Design CPU, start of the top module:
module CPU(
    input               clk         ,
    input               rstn        ,
    input               rf_dcp_rd   ,
    input [4:0]         rf_addr     ,
    output reg [31:0]   rf_out      ,
    output [7:0]        imem_addr   ,
    input [31:0]        imem_rdata  ,
    output [7:0]        dmem_addr   ,
    output [31:0]       dmem_wdata  ,
    output              dmem_we     ,
    input [31:0]        dmem_rdata  ,
    output              stop
    );
Size: about 7,300 cells after synthesis, about 78,000 um2 of cells after synthesis.
Settings: LEC_CHECK=0, CAP_MARGIN=20, CORE_MARGIN=2, CORE_UTILIZATION=72, CTS_CLUSTER_SIZE=17, PLACE_DENSITY_LB_ADDON=0.2, SLEW_MARGIN=20; clock period 6.76 ns.
run.sh (not shown) runs the stock make flow with config.mk's settings and CLKGATE_MAP_FILE=.
The baseline never finished: it broke off in global routing.
==> next run, changes <==
Settings changed: CORE_UTILIZATION 72 to 40, CTS_CLUSTER_SIZE 17 to not set, PLACE_DENSITY_LB_ADDON 0.2 to not set.
Clock period 6.76 ns to 10.5 ns, I/O delays scaled along.
What happened: Now the flow passed the timing, design-rule and antenna checks; die size came out higher by 79%; synthesized cell count is unchanged; area after synthesis does not change.
==> next run, changes <==
Settings changed: SETUP_SLACK_MARGIN set to 1.66.
Clock period 10.5 ns to 10.2 ns, I/O delays scaled along.
=> The changed run completed with no timing, DRC or antenna violations. Count of clock-buffer cells in the layout goes up by 8. Non-clock buffer count goes up by 36. Sequential cell count is unchanged. Sequential share of layout area goes down by 0.36 points. Global-route usage goes down by 0.14 points. Design area goes up slightly. Die size does not change. Hold slack improved by 0.0099 ns. Maximum frequency goes up by about a fifth. Utilization goes up by 0.37 points. Combinational power goes up by a few percent.

Starting RTL as in the previous note.
Design CPU, start of the top module:
module CPU(
    input               clk         ,
    input               rstn        ,
    input               rf_dcp_rd   ,
    input [4:0]         rf_addr     ,
    output reg [31:0]   rf_out      ,
    output [7:0]        imem_addr   ,
    input [31:0]        imem_rdata  ,
    output [7:0]        dmem_addr   ,
    output [31:0]       dmem_wdata  ,
    output              dmem_we     ,
    input [31:0]        dmem_rdata  ,
    output              stop
    );
    reg [31:0]   md          ;
    reg [31:0]   y           ;
    wire [31:0]  pc          ;
    wire [31:0]  npc         ;
    reg [31:0]   imm         ;
    reg [31:0]   ir          ;
    reg [31:0]   a           ;
    reg [31:0]   b           ;
    wire [2:0]   branch      ;
    wire         MemRead     ;
    wire         MemWrite    ;
    wire         MemtoReg    ;
    wire [2:0]   ALUOP       ;
    wire         ALUSrc1     ;
    wire [1:0]   ALUSrc2     ;
    wire         RegWrite    ;
    wire [2:0]   zero        ;
    wire [2:0]   mode        ;
    wire         uors        ;
    wire [2:0]   extmode1    ;
    wire [2:0]   extmode2    ;
    wire [2:0]   extmode2_m  ;
    wire         sp_sign     ;
    wire [31:0]  md_ext      ;
    wire  eflush;
    wire  dstall;
    wire  fstall;
    wire  flush;
    wire [31:0]         a0;
    wire [31:0]         b0;
    wire [31:0]         imm_0;
    reg [31:0]          b_m;
    reg [31:0]           b_m_0;
    reg [31:0] md_n;
    reg [4:0]          rs1;
    reg [4:0]          rs2;
    reg [4:0]          rd;
    reg [4:0]          rd_m;
    reg [4:0]          rd_w;
    reg [31:0]          pc_d;
    reg [31:0]          pc_e;
    wire [4:0]  ra      ;
    wire [4:0]  wa      ;
    wire        rf_we   ;
    wire [31:0] rf_wd   ;
    wire [31:0] wdto_rf ;
    wire [7:0]  dm_a    ;
    wire [31:0] dm_d    ;
    wire        dm_we   ;
    wire [31:0] md_wd   ;
    wire [31:0] inst;
    wire [31:0] result;
    wire [31:0] md_read;
    wire  RegWrite_m;
  ...
Settings: LEC_CHECK=0, CAP_MARGIN=20, CORE_MARGIN=2, CORE_UTILIZATION=70, PLACE_DENSITY_LB_ADDON=0.25, SLEW_MARGIN=20; clock period 6.51 ns.
The starting point aborted during global routing (5_1_grt) with GRT-0232.
Rerun with:
--- a/flow/config.mk
+++ b/flow/config.mk
@@ -9,4 +9,3 @@
 export CORE_MARGIN = 2
-export CORE_UTILIZATION = 70
-export PLACE_DENSITY_LB_ADDON = 0.25
+export CORE_UTILIZATION = 61
 export SLEW_MARGIN = 20
==> flow/constraint.sdc (replaced) <==
create_clock -name core_clock -period 8.28 [get_ports {clk}]
set_input_delay 1.6560 -clock core_clock [delete_from_list [all_inputs] [get_ports {clk}]]
set_output_delay 1.6560 -clock core_clock [all_outputs]
set_load 0.01 [all_outputs]
This time the run finished with timing, DRC and antenna clean.
Area after synthesis stays the same.
Die area grows by about a fifth.
Synthesized cell count does not change.
Rerun with:
--- a/flow/config.mk
+++ b/flow/config.mk
@@ -9,3 +9,4 @@
 export CORE_MARGIN = 2
-export CORE_UTILIZATION = 61
+export CORE_UTILIZATION = 62
+export CTS_CLUSTER_SIZE = 98
 export SLEW_MARGIN = 20
==> flow/constraint.sdc (replaced) <==
create_clock -name core_clock -period 5.73 [get_ports {clk}]
set_input_delay 1.1460 -clock core_clock [delete_from_list [all_inputs] [get_ports {clk}]]
set_output_delay 1.1460 -clock core_clock [all_outputs]
set_load 0.01 [all_outputs]
=> This time the run reached the layout checks and failed them: setup timing; hold slack got worse by 0.013 ns; total power came out higher by well over a third; combinational power goes up by well over a third; worst setup slack degrades by 2.3 ns; area after synthesis is unchanged; wire length climbs by roughly a tenth; utilization climbs by 6.7 points.
Rerun with:
--- a/flow/config.mk
+++ b/flow/config.mk
@@ -9,4 +9,4 @@
 export CORE_MARGIN = 2
-export CORE_UTILIZATION = 62
-export CTS_CLUSTER_SIZE = 98
-export SLEW_MARGIN = 20
+export CORE_UTILIZATION = 23
+export CTS_CLUSTER_SIZE = 59
+export SLEW_MARGIN = 25
==> flow/constraint.sdc (replaced) <==
create_clock -name core_clock -period 10.5 [get_ports {clk}]
set_input_delay 2.1000 -clock core_clock [delete_from_list [all_inputs] [get_ports {clk}]]
set_output_delay 2.1000 -clock core_clock [all_outputs]
set_load 0.01 [all_outputs]
Result:
- With this change the flow completed with no timing, DRC or antenna violations
- synthesized cell count is unchanged
- register-to-register slack is better by 2.4 ns
- setup slack is better by 2.4 ns
Power is estimated from default activity; no workload was simulated.
